Design SingleCycle_Top, start of the top module:
module SingleCycle_Top
(
	input				CLK	,
	input				RST	,
	output [9:0]	IMEM_ADDR	,
	input	 [15:0]	IMEM_RDATA	,
	output [9:0]	DMEM_ADDR	,
	output [15:0]	DMEM_WDATA	,
	output			DMEM_WE		,
	input	 [15:0]	DMEM_RDATA
);
Settings: LEC_CHECK=0, ABC_AREA=0, CAP_MARGIN=10, CORE_ASPECT_RATIO=1.73, CORE_MARGIN=2, CORE_UTILIZATION=72, CTS_CLUSTER_DIAMETER=372, CTS_CLUSTER_SIZE=35, HOLD_SLACK_MARGIN=0.04, MAX_ROUTING_LAYER=met4, PLACE_DENSITY=0.68, SETUP_SLACK_MARGIN=2.98, SLEW_MARGIN=20, TNS_END_PERCENT=5; clock period 11.6 ns.
run.sh (not shown) runs the stock make flow with config.mk's settings and CLKGATE_MAP_FILE=.
The starting point did not get past global routing with GRT-0116.
Next try:
Settings changed: ABC_AREA 0 to 1, CORE_UTILIZATION 72 to 40, CTS_CLUSTER_DIAMETER 372 to unset, CTS_CLUSTER_SIZE 35 to 98, MAX_ROUTING_LAYER met4 to unset, PLACE_DENSITY 0.68 to unset, PLACE_DENSITY_LB_ADDON set to 0.05, SETUP_SLACK_MARGIN 2.98 to 2.51, TNS_END_PERCENT 5 to 95.
Clock period 11.6 ns to 8.66 ns, I/O delays scaled along.
=>
- The new run ended with an error in global routing on GRT-0116
- die area rose by 76%
- area after synthesis fell by about 1.2%
- synthesized cell count is higher by 17%
Next try:
Settings changed: CAP_MARGIN 10 to 20, CORE_ASPECT_RATIO 1.73 to unset, CTS_CLUSTER_SIZE 98 to unset, HOLD_SLACK_MARGIN 0.04 to 0.29, PLACE_DENSITY_LB_ADDON 0.05 to unset, SETUP_SLACK_MARGIN 2.51 to 0.19, TNS_END_PERCENT 95 to unset.
Clock period 8.66 ns to 16.0 ns, I/O delays scaled along.
What happened: With this change the flow ran to the end with no violations. Synthesized cell count stays the same. Synthesized area does not change. Die size is about the same.
Next try:
Settings changed: ABC_AREA 1 to unset, HOLD_SLACK_MARGIN 0.29 to unset, SETUP_SLACK_MARGIN 0.19 to unset.
The changed run completed with no timing, DRC or antenna violations.
Routed wire length grows by 5.0%.
Sequential cell count stays the same.
Design area grows by 1.4%.
Non-clock buffer count grows by 102.
Core utilization hardly moves.
Sequential power is about the same.
Setup slack loses 0.32 ns.
Final cell count shrinks by 12%.
Count of clock-buffer cells in the layout shrinks by 2.
Next try:
Settings changed: CORE_UTILIZATION 40 to 57, SETUP_SLACK_MARGIN set to 2.24.
Clock period 16.0 ns to 8.14 ns, I/O delays scaled along.
=> The changed run stopped in global routing. Die size drops by about 30%. Area after synthesis is unchanged. Synthesized cell count is unchanged.

========
Starting RTL as in the previous note.
make LEC_CHECK=0 CAP_MARGIN=20 CORE_MARGIN=2 CORE_UTILIZATION=40 SLEW_MARGIN=20 finish   # period 15.6 ns
Rerun with:
Settings changed: ABC_AREA set to 1, CORE_UTILIZATION 40 to 58.
Clock period 15.6 ns to 10.0 ns, I/O delays scaled along.
The new run reached the layout checks and failed them: negative setup slack.
Clock-buffer cell count shrinks by 12.
Clock skew grows by 0.022 ns.
Routed wire length shrinks slightly.
Utilization grows by 28 points.
Worst setup slack degrades by 2.3 ns.
Power grows by well over a third.
Final area grows by a little under a tenth.
Register-to-register slack degrades by 2.3 ns.
Hold slack degrades by 0.010 ns.
Via count grows by about a fifth.
Rerun with:
Settings changed: ABC_AREA 1 to not set, CORE_UTILIZATION 58 to 57, CTS_CLUSTER_DIAMETER set to 28, MAX_ROUTING_LAYER set to met4, SETUP_SLACK_MARGIN set to 2.24.
Clock period 10.0 ns to 8.14 ns, I/O delays scaled along.
What happened: Now the flow stopped in 5_1_grt. Synthesized area went up by 1.2%. Die size went up by 3.0%. Synthesized cell count went down by 15%.
Rerun with:
Settings changed: ABC_AREA set to 1, CORE_UTILIZATION 57 to 72, CTS_CLUSTER_DIAMETER 28 to 375, CTS_CLUSTER_SIZE set to 94, HOLD_SLACK_MARGIN set to 0.3, MAX_ROUTING_LAYER met4 to not set, PLACE_DENSITY set to 0.36, SETUP_SLACK_MARGIN 2.24 to not set, TNS_END_PERCENT set to 10.
Clock period 8.14 ns to 2.71 ns, I/O delays scaled along.
After rerunning: Now the flow did not get past 4_1_cts (DPL-0038); synthesized cell count went up by 17%; area after synthesis went down by 1.2%; die size went down by about 21%.
No activity file was given, so power comes from the tool's default toggle rates.
